## error_correction
module error_correction # (
    parameter puf_sig_length     = 256,
    parameter ipid_N             = 16
)
(
    input                                clk,
    input                                rst_n,
    input        [1:0]                   pcm_instruction,
    input        [puf_sig_length-1:0]    pcm_puf_in,
    input                                pcm_puf_in_valid,
    input        [$clog2(ipid_N)-1:0]    pcm_ipid_number,
    output logic [puf_sig_length-1:0]    pcm_puf_out,
    output logic                         pcm_puf_out_valid,
    output logic                         pcm_S_c  
);  
typedef enum logic [1:0] {IDLE, PROVISION_ID, CORRECT_SIG} state_t;
state_t state_r; 
logic [(6*(puf_sig_length/16))-1:0] parity_bits [0:ipid_N-1];
wire [puf_sig_length-1:0] temp_corrected_out; 
genvar j;
generate
    for (j =0; j < puf_sig_length/16; j++) begin
        error_module errorX (.data(pcm_puf_in[((j+1)*16)-1:j*16]), .parity(parity_bits[pcm_ipid_number][((j+1)*6)-1:j*6]), .corrected_out(temp_corrected_out[((j+1)*16)-1:j*16]));
    end 
endgenerate 
always @(posedge clk) begin
    if (state_r == PROVISION_ID && pcm_puf_in_valid) begin
        for (int i = 0; i < puf_sig_length/16; i++) begin
            parity_bits[pcm_ipid_number][0+(6*i)] <= pcm_puf_in[2+(16*i)] ^ pcm_puf_in[5+(16*i)] ^ pcm_puf_in[7+(16*i)] ^ pcm_puf_in[9+(16*i)] ^ pcm_puf_in[11+(16*i)] ^ pcm_puf_in[14+(16*i)];
            parity_bits[pcm_ipid_number][1+(6*i)] <= pcm_puf_in[1+(16*i)] ^ pcm_puf_in[4+(16*i)] ^ pcm_puf_in[7+(16*i)] ^ pcm_puf_in[8+(16*i)] ^ pcm_puf_in[10+(16*i)] ^ pcm_puf_in[13+(16*i)] ^ pcm_puf_in[14+(16*i)] ^ pcm_puf_in[15+(16*i)];
            parity_bits[pcm_ipid_number][2+(6*i)] <= pcm_puf_in[0+(16*i)] ^ pcm_puf_in[4+(16*i)] ^ pcm_puf_in[5+(16*i)] ^ pcm_puf_in[6+(16*i)] ^ pcm_puf_in[9+(16*i)] ^ pcm_puf_in[10+(16*i)] ^ pcm_puf_in[11+(16*i)] ^ pcm_puf_in[12+(16*i)] ^ pcm_puf_in[14+(16*i)] ^ pcm_puf_in[15+(16*i)];
  ...
make LEC_CHECK=0 ABC_AREA=0 CAP_MARGIN=20 CORE_ASPECT_RATIO=1.65 CORE_MARGIN=2 CORE_UTILIZATION=70 CTS_CLUSTER_SIZE=52 GPL_ROUTABILITY_DRIVEN=0 PLACE_DENSITY_LB_ADDON=0.27 SLEW_MARGIN=10 finish   # period 2.95 ns
run.sh (not shown) runs the stock make flow with config.mk's settings and CLKGATE_MAP_FILE=.
The first run never finished: it broke off in 5_1_grt on GRT-0232.
Change:
- PLACE_DENSITY: default -> 0.65
- PLACE_DENSITY_LB_ADDON: 0.27 -> default
- clock period: 2.95 -> 3.05 ns (I/O delays scaled with it)
After rerunning: The new run finished with capacitance limit, slew limit, setup timing left; die area stays the same; synthesized cell count does not change; area after synthesis does not change.
Change:
- ABC_AREA: 0 -> default
- CORE_ASPECT_RATIO: 1.65 -> default
- CTS_CLUSTER_SIZE: 52 -> 59
- GPL_ROUTABILITY_DRIVEN: 0 -> default
- PLACE_DENSITY: 0.65 -> 0.6
- SLEW_MARGIN: 10 -> 20
- clock period: 3.05 -> 3.11 ns (I/O delays scaled with it)
Effect: This time the run completed and failed the layout checks on setup timing. Wire length is lower by 11%. Global-route usage shrinks by 0.58 points. Setup slack improves by 0.78 ns. Utilization came out lower by 0.50 points. Power drops by 2.3%. Flip-flop count is unchanged. Clock-buffer cell count grows by 38. Critical path depth goes up by 1. Final area is lower by 0.39%. Hold slack gets worse by 0.013 ns. Clock power rose by about 7%.
Change:
- CORE_ASPECT_RATIO: default -> 0.71
- SETUP_SLACK_MARGIN: default -> 0.83
- TNS_END_PERCENT: default -> 5
Outcome: Now the flow aborted during 5_1_grt; synthesized cell count is unchanged; area after synthesis is unchanged; die size hardly moves.

========
delta:
Starting RTL as in the previous note.
clock: 2.3 ns
lec_check: 0
abc_area: 0
cap_margin: 20
core_aspect_ratio: 1.65
core_margin: 2
core_utilization: 70
cts_cluster_diameter: 363
cts_cluster_size: 52
gpl_routability_driven: 0
place_density_lb_addon: 0.26
slew_margin: 10
delta: it failed during 5_1_grt, and the tool reported GRT-0232.
What maple does differently from delta at the input level:
- a deleted ABC_AREA that had been 0
- a deleted GPL_ROUTABILITY_DRIVEN that had been 0
- a change of SLEW_MARGIN from 10 to 20
- a deleted CORE_ASPECT_RATIO that had been 1.65
- a deleted CTS_CLUSTER_DIAMETER that had been 363
- a change of CTS_CLUSTER_SIZE from 52 to 47
- a deleted PLACE_DENSITY_LB_ADDON that had been 0.26
- a change of the clock period (ns, I/O delays scaled along) from 2.3 to 2.15
Findings:
maple failed in 5_1_grt with GRT-0116. Stage in which a tool error killed delta: 5_1_grt. Per the comparison of maple with delta, count of instances resized after the clock tree is built shows an increase of about 20%; chip footprint shows no meaningful change; placement row count shows a reduction of 35; area after synthesis shows no meaningful change; number of post-CTS setup repair buffers shows a reduction of about 20%. Diff maple..delta | count of placed standard cells including taps | negligible. Share of synthesized cell area in and, or, nand and nor gates: maple vs delta identical.
diff inputs: maple => tundra
- SETUP_SLACK_MARGIN newly set to -0.18
- CORE_UTILIZATION changed from 70 to 64
- HOLD_SLACK_MARGIN newly set to 0.29
- CTS_CLUSTER_SIZE changed from 47 to 54
Results
- tundra against maple: effective utilization at floorplan shows a reduction of 6.2 points, post-cts repair resize count went down 341, die area rose 9.3%, area inside the core boundary went up about 10%, post-CTS setup buffer count shows a reduction of 5.
- [flow] tundra | stages: complete | final checks: fail | reason: negative setup slack
- tundra: count of hold buffers inserted by post-cts repair is 5 higher than what maple reported.
- tundra vs. maple: level count of the clock H-tree ~0 delta; number of nets in the synthesized netlist ~0 delta; number of placement rows +6; post-synthesis chip area from yosys ~0 delta.
- tundra — horizontal die dimension about 4.5% higher, maple as reference

========
## run A
error_correction again, from the RTL that the note above started with.
==> flow/config.mk <==
export PLATFORM = sky130hd
export DESIGN_NAME = error_correction
export DESIGN_NICKNAME = error_correction
export VERILOG_FILES = /design/flow/design.v
export SDC_FILE = /design/flow/constraint.sdc
export NUM_CORES = 4
export LEC_CHECK = 0
export CAP_MARGIN = 20
export CORE_MARGIN = 2
export CORE_UTILIZATION = 58
export CTS_CLUSTER_SIZE = 41
export SETUP_SLACK_MARGIN = -0.06
export SLEW_MARGIN = 20
export TNS_END_PERCENT = 5
==> flow/constraint.sdc <==
create_clock -name core_clock -period 3.29 [get_ports {clk}]
set_input_delay 0.6580 -clock core_clock [delete_from_list [all_inputs] [get_ports {clk}]]
set_output_delay 0.6580 -clock core_clock [all_outputs]
set_load 0.01 [all_outputs]
Looking at the reports, run A completed the entire flow and the layout it produced met the timing, DRC and antenna checks.
Edits applied to the flow inputs when going from run A to run B:
- PLACE_DENSITY newly set to 0.6
- CORE_UTILIZATION changed from 58 to 70
- TNS_END_PERCENT removed (was 5)
- SETUP_SLACK_MARGIN removed (was -0.06)
- CTS_CLUSTER_SIZE changed from 41 to 30
- the clock period (ns, I/O delays scaled along) changed from 3.29 to 2.75
--- outcome ---
- In the summary table, run B is marked failed, with error GRT-0232 raised in 5_1_grt.
- Run B against run A: die area went down by about 17%, die boundary height went down by 8.9%, core region area went down by 17%.
- The number of flip-flops and latches in the synthesized netlist was comparable across run A and run B.
- Run B vs run A: total CTS buffers down by a few percent
- Run B vs. run A: cell area after placement went up by 1.9%.
Modified inputs, run C compared to run B
- CORE_UTILIZATION changed from 70 to 40
- CTS_CLUSTER_SIZE removed (was 30)
- the clock period (ns, I/O delays scaled along) changed from 2.75 to 6.53
### Flow results
- Taking run C as 1.0, run B lands at 1.3 on post-detailed-placement half-perimeter wirelength.
- Summary of run C over run B: worst slack after detailed placement increased by 2.51 ns relative to the old numbers, TritonCTS buffer count increased by 10 relative to the old numbers, pre-placement core utilization decreased by 30 points relative to the old numbers.
- Run C went all the way through synthesis, placement and routing and the layout is clean on timing, DRC and antenna.
- Status(run B) = ERROR, stage = 5_1_grt
Setup changes, run C to run D
- swapping 6.53 for 3.88 in the clock period (ns, I/O delays scaled along)
Results
- Global-route total usage across every layer (higher): run D
- The count of multi-input combinational gates was comparable across run C and run D.
- Run C and run D ended up with roughly the same post-CTS repair timing setup buffer count.
- Diff run C and run D: total power draw higher in run D
- | worst setup slack after layout | run D vs run C | 1.69 ns lower |

========
== red ==
Starting RTL as in the previous note.
// error_correction
module error_correction # (
    parameter puf_sig_length     = 256,
    parameter ipid_N             = 16
)
(
    input                                clk,
    input                                rst_n,
    input        [1:0]                   pcm_instruction,
    input        [puf_sig_length-1:0]    pcm_puf_in,
    input                                pcm_puf_in_valid,
    input        [$clog2(ipid_N)-1:0]    pcm_ipid_number,
    output logic [puf_sig_length-1:0]    pcm_puf_out,
    output logic                         pcm_puf_out_valid,
    output logic                         pcm_S_c  
);
Settings: LEC_CHECK=0, CAP_MARGIN=20, CORE_MARGIN=2, CORE_UTILIZATION=70, CTS_CLUSTER_DIAMETER=360, CTS_CLUSTER_SIZE=37, PLACE_DENSITY=0.6, SETUP_SLACK_MARGIN=0.56, SLEW_MARGIN=20; clock period 2.15 ns.
In the summary table, red is marked failed, with error GRT-0232 raised in 5_1_grt.
> inputs changed (red -> blue)
- clearing CTS_CLUSTER_DIAMETER, which used to be 360
- clearing SETUP_SLACK_MARGIN, which used to be 0.56
- swapping 2.15 for 2.2 in the clock period (ns, I/O delays scaled along)
Findings:
blue got as far as 4_1_cts, where a tool error ended the run.
Summary of blue over red: minimum setup slack after placement down 0.018 ns; placer's final routability congestion estimate down about 1.4%.
Async set or reset register ratio after synthesis came out exactly the same in red and blue.
[compare] base=red new=blue: synthesized area neither gained nor lost much; number of register bits inferred by synthesis did not really move; simple logic cell fraction of the synthesized area roughly the same.
blue -> red: cell area reported after detailed placement flat
The following lists how green was set up differently from blue:
- clearing PLACE_DENSITY, which used to be 0.6
- swapping 37 for 36 in CTS_CLUSTER_SIZE
- swapping 2.2 for 2.95 in the clock period (ns, I/O delays scaled along)
Notes after the runs:
Width of the die came out exactly the same in green and blue. From green to blue, cell area after technology mapping did not move at all. Worst slack after detailed placement on green is up relative to blue. green vs blue — total instance count after detailed placement dropped 1.7%. Comparing green against blue, there is no change at all in share of synthesized cell area in full adder, half adder and majority cells. Between green and blue, it is green whose final RePlAce weighted congestion is lower, by 1.2%. In green the implementation ran to completion but is not tape-out ready, as the final checks report capacitance limit, slew limit, setup timing.
Edits applied to the flow inputs when going from green to orange:
- setting PLACE_DENSITY to 0.6 for the first time
- removing CTS_CLUSTER_SIZE (formerly 36)
- changing CORE_UTILIZATION from 70 to 58
- changing the clock period (ns, I/O delays scaled along) from 2.95 to 3.67
--- outcome ---
orange finished all stages; the layout is clean.
orange against green: via count now sits lower; global routing usage on met1 saw a decrease; critical path arrival now smaller.
Going from green to orange, number of standard cells in the final layout excluding fillers shows a reduction of 161; core utilization saw a decrease; number of gates on the worst path with buffers counted now larger.
Total wire length after detailed routing, orange and green: lower on orange
Run comparison: orange critical path launch point pcm_ipid_number[0]; green critical path launch point pcm_puf_in[106]
Taking green as the reference, in orange part of the power in the clock network moved up, area of the core moved up, global-route met2 utilization moved down.

========
Starting RTL as in the previous note.
Settings: LEC_CHECK=0, CAP_MARGIN=20, CORE_ASPECT_RATIO=0.53, CORE_MARGIN=2, CORE_UTILIZATION=40, CTS_CLUSTER_DIAMETER=199, GPL_TIMING_DRIVEN=1, HOLD_SLACK_MARGIN=-0.07, MAX_ROUTING_LAYER=met4, MIN_ROUTING_LAYER=met2, PLACE_DENSITY_LB_ADDON=0.06, SLEW_MARGIN=20; clock period 5.0 ns.
==> next run, changes <==
==> flow/config.mk (replaced) <==
export PLATFORM = sky130hd
export DESIGN_NAME = error_correction
export DESIGN_NICKNAME = error_correction
export VERILOG_FILES = /design/flow/design.v
export SDC_FILE = /design/flow/constraint.sdc
export NUM_CORES = 4
export LEC_CHECK = 0
export CAP_MARGIN = 20
export CORE_MARGIN = 2
export CORE_UTILIZATION = 64
export SLEW_MARGIN = 20
==> flow/constraint.sdc (replaced) <==
create_clock -name core_clock -period 2.15 [get_ports {clk}]
set_input_delay 0.4300 -clock core_clock [delete_from_list [all_inputs] [get_ports {clk}]]
set_output_delay 0.4300 -clock core_clock [all_outputs]
set_load 0.01 [all_outputs]
What happened: The new run finished but failed the layout checks on setup timing; global-route usage rises by 2.4 points; clock power rises by 140%; non-clock buffer count rises by 1045; utilization rises by 39 points.
==> next run, changes <==
--- a/flow/config.mk
+++ b/flow/config.mk
@@ -7,5 +7,10 @@
 export LEC_CHECK = 0
+export ABC_AREA = 1
 export CAP_MARGIN = 20
 export CORE_MARGIN = 2
-export CORE_UTILIZATION = 64
+export CORE_UTILIZATION = 69
+export CTS_CLUSTER_DIAMETER = 327
+export CTS_CLUSTER_SIZE = 96
+export PLACE_DENSITY = 0.6
+export SETUP_SLACK_MARGIN = 0.64
 export SLEW_MARGIN = 20
=> The new run did not get past global routing (5_1_grt) with ODB-0269. Synthesized cell count came out higher by 130%. Die size came out higher by about 3.6%. Synthesized area came out higher by 12%.
==> next run, changes <==
--- a/flow/config.mk
+++ b/flow/config.mk
@@ -7,10 +7,6 @@
 export LEC_CHECK = 0
-export ABC_AREA = 1
 export CAP_MARGIN = 20
 export CORE_MARGIN = 2
-export CORE_UTILIZATION = 69
-export CTS_CLUSTER_DIAMETER = 327
-export CTS_CLUSTER_SIZE = 96
+export CORE_UTILIZATION = 30
 export PLACE_DENSITY = 0.6
-export SETUP_SLACK_MARGIN = 0.64
 export SLEW_MARGIN = 20
==> flow/constraint.sdc (replaced) <==
create_clock -name core_clock -period 3.88 [get_ports {clk}]
set_input_delay 0.7760 -clock core_clock [delete_from_list [all_inputs] [get_ports {clk}]]
set_output_delay 0.7760 -clock core_clock [all_outputs]
set_load 0.01 [all_outputs]
Result: The new run went through all stages and came out clean. Synthesized area came out lower by 10%. Synthesized cell count went down by 57%. Die area came out higher by 100%.

========
Starting RTL as in the previous note.
## error_correction
module error_correction # (
    parameter puf_sig_length     = 256,
    parameter ipid_N             = 16
)
(
    input                                clk,
    input                                rst_n,
    input        [1:0]                   pcm_instruction,
    input        [puf_sig_length-1:0]    pcm_puf_in,
    input                                pcm_puf_in_valid,
    input        [$clog2(ipid_N)-1:0]    pcm_ipid_number,
    output logic [puf_sig_length-1:0]    pcm_puf_out,
    output logic                         pcm_puf_out_valid,
    output logic                         pcm_S_c  
);
Settings: LEC_CHECK=0, CAP_MARGIN=25, CORE_MARGIN=9, CORE_UTILIZATION=71, CTS_CLUSTER_SIZE=100, GPL_TIMING_DRIVEN=0, HOLD_SLACK_MARGIN=-0.01, MIN_ROUTING_LAYER=met1, PLACE_DENSITY_LB_ADDON=0.27, SETUP_SLACK_MARGIN=0.52, SLEW_MARGIN=20, TNS_END_PERCENT=100; clock period 2.2 ns.
The baseline aborted during global routing.
Then changed:
CAP_MARGIN = 20   (was 25)
CORE_MARGIN = 2   (was 9)
CORE_UTILIZATION = 70   (was 71)
CTS_CLUSTER_SIZE = 49   (was 100)
GPL_TIMING_DRIVEN = not set   (was 0)
HOLD_SLACK_MARGIN = not set   (was -0.01)
MIN_ROUTING_LAYER = not set   (was met1)
PLACE_DENSITY_LB_ADDON = not set   (was 0.27)
SETUP_SLACK_MARGIN = not set   (was 0.52)
TNS_END_PERCENT = not set   (was 100)
clock period = 2.21 ns   (was 2.2 ns; I/O delays follow)
The new run ended with an error in global routing, error GRT-0116. Synthesized area does not change. Die size shrinks by 6.4%. Synthesized cell count does not change.
Then changed:
CTS_CLUSTER_SIZE = 37   (was 49)
HOLD_SLACK_MARGIN = 0.29   (was not set)
SETUP_SLACK_MARGIN = 0.63   (was not set)
This time the run died in clock tree synthesis with DPL-0033.
Synthesized cell count is unchanged.
Synthesized area stays the same.
Die area stays the same.
Then changed:
CORE_UTILIZATION = 65   (was 70)
CTS_CLUSTER_SIZE = 51   (was 37)
PLACE_DENSITY = 0.6   (was not set)
SETUP_SLACK_MARGIN = not set   (was 0.63)
clock period = 2.15 ns   (was 2.21 ns; I/O delays follow)
Result: The new run produced a layout that fails on setup timing; die area came out higher by 7.6%; area after synthesis stays the same; synthesized cell count does not change.
Then changed:
CTS_CLUSTER_SIZE = not set   (was 51)
HOLD_SLACK_MARGIN = not set   (was 0.29)
MAX_ROUTING_LAYER = met4   (was not set)
clock period = 4.09 ns   (was 2.15 ns; I/O delays follow)
Effect:
- The new run completed with no timing, DRC or antenna violations
- setup slack gains 1.9 ns
- flip-flop count stays the same
- clock skew hardly moves
- synthesized cell count stays the same
- synthesized area stays the same
- wire length falls by 32%
- global-route usage drops by 8.1 points
- non-clock buffer count is lower by 964
Then changed:
CORE_UTILIZATION = 40   (was 65)
MAX_ROUTING_LAYER = not set   (was met4)
clock period = 5.0 ns   (was 4.09 ns; I/O delays follow)
Outcome: Utilization shrinks by 30 points. Clock-buffer cell count came out higher by 9. Routed wire length climbs by 4.2%. Total power shrinks by about 18%. Cell area hardly moves. Die size grows by 62%. Flip-flop count is unchanged.
Power and IR drop assume default switching activity.
